## the baseline
Design DWT, start of the top module:
module DWT(clk, inp1,inp2,inp3,inp4,inp5,inp6,inp7,inp8, outp1,outp2,outp3,outp4,outp5,outp6,outp7,outp8,dwt_valid);
input clk;
input [63:0]inp1,inp2,inp3,inp4,inp5,inp6,inp7,inp8;
output [63:0] outp1,outp2,outp3,outp4,outp5,outp6,outp7,outp8;
output dwt_valid;
wire [63:0] inp_1d [7:0];
wire [63:0] out_1d [7:0];
wire dwt_valid1, dwt_valid2, dwt_valid3, dwt_valid4;
assign inp_1d [0] = inp1;
assign inp_1d [1] = inp2;
assign inp_1d [2] = inp3;
assign inp_1d [3] = inp4;
assign inp_1d [4] = inp5;
assign inp_1d [5] = inp6;
assign inp_1d [6] = inp7;
assign inp_1d [7] = inp8;
genvar j;
	generate 
		for(j=0;j<8;j=j+1) 
		begin : name
			wavelet_1d u0(clk,inp_1d[j],out_1d[j]);
		end
	endgenerate 
wavelet_2d x1 (clk, out_1d[0],out_1d[1],outp1,outp5,dwt_valid1);
wavelet_2d x2 (clk, out_1d[2],out_1d[3],outp2,outp6,dwt_valid2);
wavelet_2d x3 (clk, out_1d[4],out_1d[5],outp3,outp7,dwt_valid3);
wavelet_2d x4 (clk, out_1d[6],out_1d[7],outp4,outp8,dwt_valid4);
assign dwt_valid = dwt_valid1 && dwt_valid2 && dwt_valid3 && dwt_valid4;
endmodule
Size: ~1,900 flip-flops, ~1,000 I/O pins, roughly 83,000 um^2 of cells after synthesis.
clock: 2.33 ns
lec_check: 0
cap_margin: 20
core_margin: 2
core_utilization: 69
cts_cluster_diameter: 354
cts_cluster_size: 14
setup_slack_margin: -0.14
slew_margin: 10
run.sh (not shown) runs the stock make flow with config.mk's settings and CLKGATE_MAP_FILE=.
The baseline finished all stages; layout check result: FAIL, due to negative setup slack.
For the candidate, these inputs were changed with respect to the baseline:
- changing CORE_UTILIZATION from 69 to 63
- removing CTS_CLUSTER_DIAMETER (formerly 354)
- changing CTS_CLUSTER_SIZE from 14 to 37
- removing SETUP_SLACK_MARGIN (formerly -0.14)
- changing SLEW_MARGIN from 10 to 20
- changing the clock period (ns, I/O delays scaled along) from 2.33 to 2.22
Results
- Although it ran to completion, the candidate produced a layout that fails the final checks because of negative setup slack.
- Total of plain and repair buffers excluding clock buffers | the candidate above the baseline
- From the baseline to the candidate the numbers moved as follows: sequential power now larger, utilization now smaller.
- Compared with the baseline, the candidate improves total wire length.
- Looking at largest net degree at the start of global routing, the candidate sits 1 above the baseline.
- Going from the baseline to the candidate, design area increased 4.9%, clock network power share increased 3.9 points.

* * *

The RTL this note starts from:
==> flow/design.v <==
module avg(input clk, input [7:0]p1, input [7:0]p2, output reg [7:0]pout);
wire [7:0] outp;
assign outp = {1'b0 , p1[7:1]} + {1'b0 , p2[7:1]};
always@(posedge clk)
begin
	pout <= outp;
end 
endmodule
module subtract(input clk, input [7:0]p1, input [7:0]p2, output reg [7:0]pout);
wire [8:0] diff = {1'b0, p1} - {1'b0, p2};
wire [7:0] mag = diff[8] ? (8'd0 - diff[7:0]) : diff[7:0];
always@(posedge clk)
begin
	pout <= mag/2;
end 
endmodule
module wavelet_1d (clk ,pixel ,pix_out);
input clk ;
input [63:0] pixel ;
output reg [63:0] pix_out;
wire [63:0]pix_out_inter;
wire [63:0] out_illusion ;
genvar i;
	generate 
		for(i=0;i<4;i=i+1) 
		begin : name
			avg u0 (clk,pixel[16*i+7:16*i], pixel[16*i+15:16*i+8],out_illusion[8*i+7:8*i]);
			subtract u1 (clk,pixel[16*i+7:16*i], pixel[16*i+15:16*i+8],out_illusion[8*i+39:8*i+32]);
		end
	endgenerate 
	assign pix_out_inter = {out_illusion[31:0],out_illusion[63:32]};
always@(posedge clk)
	begin
		pix_out <= pix_out_inter;
	end
endmodule
module wavelet_2d (clk ,pixel_out1, pixel_out2 ,pixelcol_out1,pixelcol_out2,dwt_valid);
input clk ;
input [63:0] pixel_out1, pixel_out2 ;
output reg [63:0] pixelcol_out1,pixelcol_out2;
output reg dwt_valid;
wire [63:0]pixelcol1_inter,pixelcol2_inter;
wire [63:0] out_illusion20 ;
wire [63:0] out_illusion21;
genvar j;
	generate 
		for(j=0;j<8;j=j+1) 
		begin : name
			avg u0 (clk,pixel_out1[8*j+7:8*j], pixel_out2[8*j+7:8*j],out_illusion20[8*j+7:8*j]);
			subtract u1 (clk,pixel_out2[8*j+7:8*j], pixel_out1[8*j+7:8*j], out_illusion21[8*j+7:8*j]);
		end
	endgenerate 
	assign pixelcol1_inter = out_illusion20;
	assign pixelcol2_inter = out_illusion21;
always@(posedge clk)
	begin
		pixelcol_out1 <= pixelcol1_inter;
		pixelcol_out2 <= pixelcol2_inter;
	   dwt_valid <= 1'b1;
	end
endmodule
module DWT(clk, inp1,inp2,inp3,inp4,inp5,inp6,inp7,inp8, outp1,outp2,outp3,outp4,outp5,outp6,outp7,outp8,dwt_valid);
input clk;
input [63:0]inp1,inp2,inp3,inp4,inp5,inp6,inp7,inp8;
output [63:0] outp1,outp2,outp3,outp4,outp5,outp6,outp7,outp8;
output dwt_valid;
wire [63:0] inp_1d [7:0];
wire [63:0] out_1d [7:0];
wire dwt_valid1, dwt_valid2, dwt_valid3, dwt_valid4;
assign inp_1d [0] = inp1;
assign inp_1d [1] = inp2;
assign inp_1d [2] = inp3;
assign inp_1d [3] = inp4;
assign inp_1d [4] = inp5;
assign inp_1d [5] = inp6;
assign inp_1d [6] = inp7;
assign inp_1d [7] = inp8;
genvar j;
	generate 
		for(j=0;j<8;j=j+1) 
		begin : name
			wavelet_1d u0(clk,inp_1d[j],out_1d[j]);
		end
	endgenerate 
wavelet_2d x1 (clk, out_1d[0],out_1d[1],outp1,outp5,dwt_valid1);
wavelet_2d x2 (clk, out_1d[2],out_1d[3],outp2,outp6,dwt_valid2);
wavelet_2d x3 (clk, out_1d[4],out_1d[5],outp3,outp7,dwt_valid3);
wavelet_2d x4 (clk, out_1d[6],out_1d[7],outp4,outp8,dwt_valid4);
assign dwt_valid = dwt_valid1 && dwt_valid2 && dwt_valid3 && dwt_valid4;
endmodule
Settings: LEC_CHECK=0, CAP_MARGIN=20, CORE_MARGIN=2, CORE_UTILIZATION=72, CTS_CLUSTER_DIAMETER=32, CTS_CLUSTER_SIZE=14, PLACE_DENSITY=0.35, SETUP_SLACK_MARGIN=-0.14, SLEW_MARGIN=10; clock period 2.33 ns.
The baseline stopped in global routing (5_1_grt) on GRT-0116.
Next try:
Settings changed: ABC_AREA set to 1, CORE_UTILIZATION 72 to 69, CTS_CLUSTER_DIAMETER 32 to unset, CTS_CLUSTER_SIZE 14 to unset, PLACE_DENSITY 0.35 to unset, SETUP_SLACK_MARGIN -0.14 to unset, SLEW_MARGIN 10 to 20.
Clock period 2.33 ns to 2.97 ns, I/O delays scaled along.
This time the run completed with no timing, DRC or antenna violations.
Synthesized cell count went up by a quarter to a third.
Die area increases by roughly a tenth.
Area after synthesis came out higher by a little under a tenth.
Next try:
Settings changed: ABC_AREA 1 to unset, CORE_UTILIZATION 69 to 58.
Clock period 2.97 ns to 2.29 ns, I/O delays scaled along.
Now the flow finished with setup timing left.
Wire length came out lower by about 18%.
Worst setup slack degrades by 0.37 ns.
Die size increases by 9.2%.
Worst hold slack is about the same.
Final cell count drops by about 12%.
Clock-buffer cell count increases by 8.
No activity file was given, so power comes from the tool's default toggle rates.
